==> flow/design.v <==
/*verilator lint_off EOFNEWLINE*/
/*verilator lint_off WIDTHEXPAND*/
module cordic #(
    parameter WIDTH = 16,                
    parameter ITERATIONS = 12,           
    parameter MODE = 0                   
)(
    input wire clk,
    input wire rst_n,
    input wire start,                    
    input wire [WIDTH-1:0] x_in,         
    input wire [WIDTH-1:0] y_in,         
    input wire [WIDTH-1:0] z_in,         
    output reg done,                     
    output reg [WIDTH-1:0] x_out,        
    output reg [WIDTH-1:0] y_out,        
    output reg [WIDTH-1:0] z_out         
);
    localparam IDLE = 2'd0;
    localparam SETUP = 2'd1;
    localparam ITERATE = 2'd2;
    localparam DONE = 2'd3;
    reg [1:0] state, next_state;
    reg signed [WIDTH-1:0] x, y;
    reg [WIDTH-1:0] z;
    reg signed [WIDTH-1:0] x_next, y_next;
    reg [WIDTH-1:0] z_next;
    reg [$clog2(ITERATIONS)-1:0] iteration;
    function [WIDTH-1:0] atan_table;
        input [3:0] idx;
        begin
            case (idx)
                4'd0:  atan_table = 16'd8192;    
                4'd1:  atan_table = 16'd4836;    
                4'd2:  atan_table = 16'd2555;    
                4'd3:  atan_table = 16'd1297;    
                4'd4:  atan_table = 16'd651;     
                4'd5:  atan_table = 16'd326;     
                4'd6:  atan_table = 16'd163;     
                4'd7:  atan_table = 16'd81;      
                4'd8:  atan_table = 16'd41;      
                4'd9:  atan_table = 16'd20;      
                4'd10: atan_table = 16'd10;      
                4'd11: atan_table = 16'd5;       
                default: atan_table = 16'd0;
            endcase
        end
    endfunction
    always @(posedge clk or negedge rst_n) begin
        if (!rst_n) begin
            state <= IDLE;
            x <= 0;
            y <= 0;
            z <= 0;
            iteration <= 0;
            done <= 1'b0;
            x_out <= 0;
            y_out <= 0;
            z_out <= 0;
        end else begin
            state <= next_state;
            case (state)
                IDLE: begin
                    done <= 1'b0;
                end
                SETUP: begin
                    x <= x_in;
                    y <= y_in;
                    z <= z_in;
                    iteration <= 0;
                end
                ITERATE: begin
                    x <= x_next;
                    y <= y_next;
                    z <= z_next;
                    iteration <= iteration + 1;
                end
                DONE: begin
                    done <= 1'b1;
                    x_out <= x;
                    y_out <= y;
                    z_out <= z;
                end
            endcase
        end
    end
    always @(*) begin
        next_state = state;
        case (state)
            IDLE: begin
                if (start) begin
                    next_state = SETUP;
                end
            end
            SETUP: begin
                next_state = ITERATE;
            end
            ITERATE: begin
                if (iteration == ITERATIONS - 1) begin
                    next_state = DONE;
                end
            end
            DONE: begin
                next_state = IDLE;
            end
        endcase
    end
    wire [WIDTH-1:0] shift_x = x >>> iteration;
    wire [WIDTH-1:0] shift_y = y >>> iteration;
    always @(*) begin
        x_next = x;
        y_next = y;
        z_next = z;
        if (state == ITERATE) begin
            if (MODE == 0) begin
                if (z[WIDTH-1] == 1'b0) begin   
                    x_next = x - shift_y;
                    y_next = y + shift_x;
                    z_next = z - atan_table(iteration);
                end else begin   
                    x_next = x + shift_y;
                    y_next = y - shift_x;
                    z_next = z + atan_table(iteration);
                end
            end else begin
                if (y[WIDTH-1] == 1'b0) begin   
                    x_next = x + shift_y;
                    y_next = y - shift_x;
                    z_next = z + atan_table(iteration);
                end else begin   
                    x_next = x - shift_y;
                    y_next = y + shift_x;
                    z_next = z - atan_table(iteration);
                end
            end
        end
    end
endmodule
/*verilator lint_on EOFNEWLINE*/
/*verilator lint_on WIDTHEXPAND*/ 
clock: 3.94 ns
lec_check: 0
cap_margin: 20
cell_pad_in_sites_detail_placement: 1
core_aspect_ratio: 0.9
core_margin: 4
core_utilization: 24
gpl_timing_driven: 0
hold_slack_margin: 0.08
max_routing_layer: met4
place_density_lb_addon: 0.19
slew_margin: 20
run.sh (not shown) runs the stock make flow with config.mk's settings and CLKGATE_MAP_FILE=.
The first run reached the layout checks and failed them: negative setup slack.
Change:
- ABC_AREA: default -> 0
- CELL_PAD_IN_SITES_DETAIL_PLACEMENT: 1 -> default
- CORE_ASPECT_RATIO: 0.9 -> default
- CORE_MARGIN: 4 -> 2
- CORE_UTILIZATION: 24 -> 65
- GPL_TIMING_DRIVEN: 0 -> default
- HOLD_SLACK_MARGIN: 0.08 -> default
- MAX_ROUTING_LAYER: met4 -> default
- PLACE_DENSITY_LB_ADDON: 0.19 -> 0.06
- clock period: 3.94 -> 8.0 ns (I/O delays scaled with it)
Outcome: Now the flow passed the timing, design-rule and antenna checks. Final cell count decreases by 29%. Utilization came out higher by 41 points. Design area went down by 21%. Die size goes down by 64%. Critical path depth went down by 6.
Change:
- ABC_AREA: 0 -> default
- CORE_UTILIZATION: 65 -> 40
- PLACE_DENSITY_LB_ADDON: 0.06 -> default
- clock period: 8.0 -> 5.71 ns (I/O delays scaled with it)
Area after synthesis is unchanged.
Flip-flop count stays the same.
Hold slack improves by 0.0096 ns.
Via count went down by 1.5%.
Global-route usage falls by 11 points.

RTL: the design.v shown in full above, as it stands there.
make LEC_CHECK=0 CAP_MARGIN=20 CORE_MARGIN=2 CORE_UTILIZATION=72 HOLD_SLACK_MARGIN=-0.1 MAX_ROUTING_LAYER=met4 PLACE_DENSITY=0.67 SETUP_SLACK_MARGIN=-0.55 SLEW_MARGIN=20 finish   # period 7.27 ns
Rerun with:
==> flow/config.mk (replaced) <==
export PLATFORM = sky130hd
export DESIGN_NAME = cordic
export DESIGN_NICKNAME = cordic
export VERILOG_FILES = /design/flow/design.v
export SDC_FILE = /design/flow/constraint.sdc
export NUM_CORES = 4
export LEC_CHECK = 0
export CAP_MARGIN = 20
export CORE_MARGIN = 2
export CORE_UTILIZATION = 68
export CTS_CLUSTER_SIZE = 32
export SLEW_MARGIN = 20
==> flow/constraint.sdc (replaced) <==
create_clock -name core_clock -period 5.03 [get_ports {clk}]
set_input_delay 1.0060 -clock core_clock [delete_from_list [all_inputs] [get_ports {clk}]]
set_output_delay 1.0060 -clock core_clock [all_outputs]
set_load 0.01 [all_outputs]
Outcome: Final cell count went up by 2.6%. Via count went down by 1.6%. Worst setup slack got worse by 1.4 ns. Synthesized cell count does not change. Count of clock-buffer cells in the layout goes up by 1. Wire length goes down by 1.2%. Die size climbs by 5.7%. Cell area rose by 2.1%.

RTL: the design.v shown in full above, as it stands there.
clock: 5.22 ns
lec_check: 0
abc_area: 1
cap_margin: 40
core_margin: 2
core_utilization: 72
cts_cluster_diameter: 372
cts_cluster_size: 10
setup_slack_margin: 1.09
slew_margin: 20
The first run completed with no timing, DRC or antenna violations.
Change:
Settings changed: ABC_AREA 1 to default, CAP_MARGIN 40 to 20, CORE_UTILIZATION 72 to 40, CTS_CLUSTER_DIAMETER 372 to default, CTS_CLUSTER_SIZE 10 to default, SETUP_SLACK_MARGIN 1.09 to default.
Clock period 5.22 ns to 10.0 ns, I/O delays scaled along.
Result:
- The changed run finished with timing, DRC and antenna clean
- core utilization fell by 39 points
- hold slack gets better by 0.017 ns
- sequential share of layout area decreases by 1.0 points
- clock-buffer cell count went up by 1
- routed wire length shrinks by roughly a tenth
- worst setup slack is better by 3.1 ns
- via count drops by about a fifth
- global-route usage decreases by 22 points
Change:
Settings changed: ABC_AREA from default to 0, MIN_ROUTING_LAYER from default to met2, PLACE_DENSITY from default to 0.42.
After rerunning: Core utilization goes up by 0.12 points; worst setup slack loses 0.10 ns.
Change:
Settings changed: ABC_AREA 0 to default, CAP_MARGIN 20 to 40, CELL_PAD_IN_SITES_GLOBAL_PLACEMENT from default to 0, CORE_UTILIZATION 40 to 33, CTS_CLUSTER_DIAMETER from default to 380, CTS_CLUSTER_SIZE from default to 99, MIN_ROUTING_LAYER met2 to default, PLACE_DENSITY 0.42 to default, SETUP_SLACK_MARGIN from default to 1.68, TNS_END_PERCENT from default to 20.
Outcome:
- The new run went through all stages and came out clean
- design area grows by 1.2%
- wire length shrinks by 5.3%
- global-route usage shrinks by 15 points
- core utilization shrinks by 8.1 points
- clock-buffer cell count shrinks by 1

== juniper ==
Starts from the design.v that is shown in full above.
Settings: LEC_CHECK=0, CAP_MARGIN=40, CORE_MARGIN=2, CORE_UTILIZATION=72, HOLD_SLACK_MARGIN=0.29, PLACE_DENSITY=0.67, SETUP_SLACK_MARGIN=-0.55, SLEW_MARGIN=40; clock period 7.27 ns.
> inputs changed (juniper -> fjord)
# juniper
export LEC_CHECK = 0
export CAP_MARGIN = 40
export CORE_MARGIN = 2
export CORE_UTILIZATION = 72
export HOLD_SLACK_MARGIN = 0.29
export PLACE_DENSITY = 0.67
export SETUP_SLACK_MARGIN = -0.55
export SLEW_MARGIN = 40
create_clock -name core_clock -period 7.27 [get_ports {clk}]
# fjord
export LEC_CHECK = 0
export ABC_AREA = 1
export CAP_MARGIN = 20
export CORE_MARGIN = 2
export CORE_UTILIZATION = 72
export CTS_CLUSTER_DIAMETER = 372
export SLEW_MARGIN = 20
create_clock -name core_clock -period 5.22 [get_ports {clk}]
## What came out
On mapped cell area: fjord sits below juniper.
The final reports for fjord and juniper show mux share of post-synthesis cell area lower in the former.
When fjord is measured against juniper, its number of cell instances after yosys synthesis turns out 36% higher.
--- input diff fjord..garnet ---
# fjord
export LEC_CHECK = 0
export ABC_AREA = 1
export CAP_MARGIN = 20
export CORE_MARGIN = 2
export CORE_UTILIZATION = 72
export CTS_CLUSTER_DIAMETER = 372
export SLEW_MARGIN = 20
create_clock -name core_clock -period 5.22 [get_ports {clk}]
# garnet
export LEC_CHECK = 0
export CAP_MARGIN = 20
export CORE_MARGIN = 2
export CORE_UTILIZATION = 72
export CTS_CLUSTER_DIAMETER = 30
export PLACE_DENSITY = 0.7
export SETUP_SLACK_MARGIN = 0.61
export SLEW_MARGIN = 20
create_clock -name core_clock -period 4.68 [get_ports {clk}]
==> results <==
For garnet, the flow was terminated by a tool error in 5_1_grt and produced no final design. fjord: done, clean on timing, DRC and antenna. The worst setup slack after placement of garnet was inferior to that of fjord. Going from fjord to garnet, area fraction in full adders, half adders and majority gates shrinks by 0.46 points. Compared with fjord, garnet shows synthesis area per yosys higher by about 5%. garnet: cell area after technology mapping higher than fjord.
#### Input delta (amber over garnet)
# garnet
export LEC_CHECK = 0
export CAP_MARGIN = 20
export CORE_MARGIN = 2
export CORE_UTILIZATION = 72
export CTS_CLUSTER_DIAMETER = 30
export PLACE_DENSITY = 0.7
export SETUP_SLACK_MARGIN = 0.61
export SLEW_MARGIN = 20
create_clock -name core_clock -period 4.68 [get_ports {clk}]
# amber
export LEC_CHECK = 0
export ABC_AREA = 1
export CAP_MARGIN = 20
export CORE_ASPECT_RATIO = 1.33
export CORE_MARGIN = 2
export CORE_UTILIZATION = 72
export CTS_CLUSTER_DIAMETER = 372
export SETUP_SLACK_MARGIN = -0.44
export SLEW_MARGIN = 20
create_clock -name core_clock -period 5.22 [get_ports {clk}]
- amber reached the final stage; the timing, design-rule and antenna checks on its layout passed.
- Stage in which a tool error killed garnet: 5_1_grt.
- Sort garnet and amber by area figure in the yosys stat output desc -> top: garnet
- Comparing garnet and amber, post-synthesis net count is lower on garnet.
- [diff] die size, amber relative to garnet: improvement
- amber vs garnet: sequential fraction of the synthesis area up
Changes in cedar relative to amber:
# amber
export LEC_CHECK = 0
export ABC_AREA = 1
export CAP_MARGIN = 20
export CORE_ASPECT_RATIO = 1.33
export CORE_MARGIN = 2
export CORE_UTILIZATION = 72
export CTS_CLUSTER_DIAMETER = 372
export SETUP_SLACK_MARGIN = -0.44
export SLEW_MARGIN = 20
create_clock -name core_clock -period 5.22 [get_ports {clk}]
# cedar
export LEC_CHECK = 0
export CAP_MARGIN = 20
export CORE_MARGIN = 2
export CORE_UTILIZATION = 72
export CTS_CLUSTER_DIAMETER = 42
export CTS_CLUSTER_SIZE = 38
export PLACE_DENSITY = 0.71
export SETUP_SLACK_MARGIN = 1.39
export SLEW_MARGIN = 20
create_clock -name core_clock -period 5.42 [get_ports {clk}]
--- outcome ---
amber reached the final stage; the timing, design-rule and antenna checks on its layout passed.
The flow did not stop early for cedar: all stages ran, and the layout cleared the timing, design-rule and antenna checks.
In cedar relative to amber, yosys stat chip area had gone up by a few percent.
For cedar, the capture point of the critical path was y[14], unlike amber, where it was x[11].
cedar ends up with lower initial core utilization than amber does.
cedar against amber: sequential share of cell area fell by 3.9 points; met3 routed wirelength rose by 4.4 mm; adder-cell area share of the yosys netlist fell by 0.46 points; post-synthesis instance area rose by 5.1%; global-route wire length before repair rose by 8.3%.
Summary of cedar over amber: routed length on met2 higher.

Starts from the design.v that is shown in full above.
make LEC_CHECK=0 CAP_MARGIN=20 CELL_PAD_IN_SITES_GLOBAL_PLACEMENT=3 CORE_MARGIN=2 CORE_UTILIZATION=40 CTS_CLUSTER_DIAMETER=380 CTS_CLUSTER_SIZE=99 PLACE_DENSITY_LB_ADDON=0.01 SETUP_SLACK_MARGIN=-0.9 SLEW_MARGIN=20 finish   # period 10.0 ns
Rerun with:
Settings changed: CELL_PAD_IN_SITES_GLOBAL_PLACEMENT 3 to not set, CORE_UTILIZATION 40 to 30, CTS_CLUSTER_DIAMETER 380 to not set, CTS_CLUSTER_SIZE 99 to not set, PLACE_DENSITY_LB_ADDON 0.01 to not set, SETUP_SLACK_MARGIN -0.9 to not set.
Clock period 10.0 ns to 5.71 ns, I/O delays scaled along.
=> Wire length went up by 1.2%. Area after synthesis is unchanged. Worst setup slack loses 4.0 ns. Cell area went up by 1.5%. Die size went up by 32%. Clock-buffer cell count went up by 1. Final cell count went up by 6.3%. Core utilization went down by 12 points.
Rerun with:
Settings changed: CORE_UTILIZATION 30 to 67, HOLD_SLACK_MARGIN set to -0.1, PLACE_DENSITY set to 0.67, SETUP_SLACK_MARGIN set to -0.55.
Clock period 5.71 ns to 7.27 ns, I/O delays scaled along.
Outcome: The changed run ran to the end with no violations; sequential share of layout area grows by 0.71 points; utilization grows by 42 points; setup slack gains 1.2 ns; wire length shrinks by 9.7%; maximum frequency shrinks by 5.8%; clock-buffer cell count shrinks by 1.
Rerun with:
Settings changed: CORE_UTILIZATION 67 to 72, MAX_ROUTING_LAYER set to met4, TNS_END_PERCENT set to 40.
Design area barely changes.
Core utilization grows by 6.5 points.
Die area fell by a few percent.
Worst setup slack gets worse by 0.21 ns.
Worst hold slack gets worse by 0.0086 ns.
Clock-buffer cell count rose by 1.
Cell count is lower slightly.
Global-route usage is higher by 5.5 points.

## lane 4
Starts from the design.v that is shown in full above.
Settings: LEC_CHECK=0, ABC_AREA=1, CAP_MARGIN=20, CELL_PAD_IN_SITES_DETAIL_PLACEMENT=0, CORE_ASPECT_RATIO=0.9, CORE_MARGIN=4, CORE_UTILIZATION=60, CTS_CLUSTER_SIZE=21, GPL_TIMING_DRIVEN=1, HOLD_SLACK_MARGIN=0.02, MAX_ROUTING_LAYER=met5, MIN_ROUTING_LAYER=met2, PLACE_DENSITY_LB_ADDON=0.08, SLEW_MARGIN=15; clock period 3.47 ns.
Lane 4 never completed; the flow aborted with a tool error in global routing.
#### Input delta (lane 2 over lane 4)
# lane 4
export LEC_CHECK = 0
export ABC_AREA = 1
export CAP_MARGIN = 20
export CELL_PAD_IN_SITES_DETAIL_PLACEMENT = 0
export CORE_ASPECT_RATIO = 0.9
export CORE_MARGIN = 4
export CORE_UTILIZATION = 60
export CTS_CLUSTER_SIZE = 21
export GPL_TIMING_DRIVEN = 1
export HOLD_SLACK_MARGIN = 0.02
export MAX_ROUTING_LAYER = met5
export MIN_ROUTING_LAYER = met2
export PLACE_DENSITY_LB_ADDON = 0.08
export SLEW_MARGIN = 15
create_clock -name core_clock -period 3.47 [get_ports {clk}]
# lane 2
export LEC_CHECK = 0
export CAP_MARGIN = 20
export CORE_MARGIN = 2
export CORE_UTILIZATION = 68
export CTS_CLUSTER_SIZE = 33
export SLEW_MARGIN = 20
create_clock -name core_clock -period 5.01 [get_ports {clk}]
Results
The post-DP HPWL in lane 2 is 0.74 times that in lane 4. In the metrics for lane 2 and lane 4, the one carrying the higher core region area is lane 4. Compared to lane 4, lane 2 has die size 13% lower. Compared with lane 4, lane 2 shows post-synthesis average cell area higher by 2.9 sq um. Summary of lane 4 and lane 2: one run falls short of a clean finish, namely lane 4.
